Setup of run 1:
// comp_mult_top
module comp_mult_top #(
parameter NO_MULT   = 4     ,  
parameter APB_BADDR = 0     ,  
parameter SYS_AW    = 16    ,  
parameter REG_DW    = 16       
)(
input                    clk         ,  
input                    rst_n       ,  
input      [ SYS_AW-1:0] apb_paddr   ,  
input                    apb_psel    ,  
input                    apb_penable ,  
input                    apb_pwrite  ,  
input      [REG_DW -1:0] apb_pwdata  ,  
output                   apb_pready  ,  
output reg [REG_DW -1:0] apb_prdata  ,  
output reg               apb_pslverr ,  
output reg               mem_ce      ,  
output reg               mem_we      ,  
output reg [SYS_AW -1:0] mem_addr    ,  
output reg [     8 -1:0] mem_wr_data ,  
input      [     8 -1:0] mem_rd_data    
);
==> flow/config.mk <==
export PLATFORM = sky130hd
export DESIGN_NAME = comp_mult_top
export DESIGN_NICKNAME = comp_mult_top
export VERILOG_FILES = /design/flow/design.v
export SDC_FILE = /design/flow/constraint.sdc
export NUM_CORES = 4
export LEC_CHECK = 0
export ABC_AREA = 1
export CAP_MARGIN = 25
export CORE_ASPECT_RATIO = 1.43
export CORE_MARGIN = 8
export CORE_UTILIZATION = 72
export CTS_CLUSTER_DIAMETER = 227
export CTS_CLUSTER_SIZE = 98
export GPL_ROUTABILITY_DRIVEN = 0
export GPL_TIMING_DRIVEN = 1
export HOLD_SLACK_MARGIN = 0.19
export PLACE_DENSITY_LB_ADDON = 0.3
export SLEW_MARGIN = 5
export TNS_END_PERCENT = 20
==> flow/constraint.sdc <==
create_clock -name core_clock -period 9.98 [get_ports {clk}]
set_input_delay 1.9960 -clock core_clock [delete_from_list [all_inputs] [get_ports {clk}]]
set_output_delay 1.9960 -clock core_clock [all_outputs]
set_load 0.01 [all_outputs]
run.sh (not shown) runs the stock make flow with config.mk's settings and CLKGATE_MAP_FILE=.
--- input diff run 1..run 2 ---
Settings: MAX_ROUTING_LAYER newly set to met5; CORE_MARGIN changed from 8 to 7; SETUP_SLACK_MARGIN newly set to 0.67; SLEW_MARGIN changed from 5 to 40; CTS_CLUSTER_SIZE changed from 98 to 92; CORE_ASPECT_RATIO removed (was 1.43); CORE_UTILIZATION changed from 72 to 41; CELL_PAD_IN_SITES_DETAIL_PLACEMENT newly set to 1; CTS_CLUSTER_DIAMETER removed (was 227); PLACE_DENSITY_LB_ADDON changed from 0.3 to 0.17; TNS_END_PERCENT removed (was 20); CAP_MARGIN changed from 25 to 5; GPL_TIMING_DRIVEN changed from 1 to 0; ABC_AREA changed from 1 to 0; GPL_ROUTABILITY_DRIVEN changed from 0 to 1.
[summary]
Total combinational power, run 1 and run 2: smaller value in run 1. Per the comparison of run 2 with run 1, multi-input gate share of total cell area grew by 1.8 points, first-iteration DRC count shrank by about 65%, count of multi-input combinational gates shrank by about 20%. Run 1 vs run 2, dominant combinational cell family by area after synthesis: simple AND/OR/NAND/NOR gates vs adder cells. Total wire length after detailed routing, run 1 and run 2, higher one = run 1. Per the comparison of run 2 with run 1, post-route minimum period now larger, portion of total power attributed to combinational logic rose by 33 points, inverter tally of the final layout excluding the clock network shrank by about 60%.
Edits applied to the flow inputs when going from run 2 to run 3:
Settings: SLEW_MARGIN changed from 40 to 20; GPL_TIMING_DRIVEN changed from 0 to 1; CTS_CLUSTER_SIZE changed from 92 to 40; CAP_MARGIN changed from 5 to 10; ABC_AREA changed from 0 to 1.
[summary]
The lower net count entering floorplan came out of run 2. Diff run 2 -> run 3: via count rose 3243, power fell 37%, number of clock sinks about even, achievable clock frequency rose 4.7 MHz. Compared run 2 against run 3; total inserted antenna cells within noise. From run 2 to run 3 the numbers moved as follows: worst path setup slack after routing rose 370 ps; share of the core filled with cells in the final layout shows a reduction of 1.0 points; sequential share of layout area moved down.
What run 4 does differently from run 3 at the input level:
Settings: GPL_ROUTABILITY_DRIVEN changed from 1 to 0; SETUP_SLACK_MARGIN removed (was 0.67); CORE_MARGIN changed from 7 to 8; CORE_UTILIZATION changed from 41 to 72; CAP_MARGIN changed from 10 to 25; CTS_CLUSTER_SIZE changed from 40 to 98; CTS_CLUSTER_DIAMETER newly set to 227; CELL_PAD_IN_SITES_DETAIL_PLACEMENT removed (was 1); MAX_ROUTING_LAYER removed (was met5); PLACE_DENSITY_LB_ADDON changed from 0.17 to 0.3; CORE_ASPECT_RATIO newly set to 1.88; TNS_END_PERCENT newly set to 20.
In the metrics for run 3 and run 4, the one carrying the lower actual transition at the worst max-transition pin is run 3. Tally of clock buffers in the finished layout up 2 in run 4 wrt run 3. Against run 3, detail-routed via count per cell in run 4 rose by more than 10%. Diff run 3 -> run 4: global-route wire length before repair shows an increase of about 5.4%; total wire length shows an increase of about 7%; final instance area shows a reduction of 1.6%. Summary of run 4 over run 3: total length of routed met2 wires increased about 6.5%, maximum frequency saw a decrease, total chip power now sits lower.
Input-level comparison between run 5 and run 4:
Settings: PLACE_DENSITY_LB_ADDON now 0.07, was 0.3; CORE_ASPECT_RATIO no longer set, was 1.88; CTS_CLUSTER_SIZE now 40, was 98; TNS_END_PERCENT no longer set, was 20; SETUP_SLACK_MARGIN now 0.67, previously not set; CORE_MARGIN now 2, was 8; CTS_CLUSTER_DIAMETER no longer set, was 227; CORE_UTILIZATION now 71, was 72; the clock period (ns, I/O delays scaled along) now 9.01, was 9.98.
### Flow results
- Delta (run 5 minus run 4): relative slew slack saw an increase; met2 track demand over resource in global routing now smaller; die area moved down.
- Run 5 has completed all stages; timing, DRC and antenna checks passed.
- Via density per instance (higher): run 4
- Against run 4, run 5 comes in 170 ps lower on register-to-register slack.
No activity file was given, so power comes from the tool's default toggle rates.
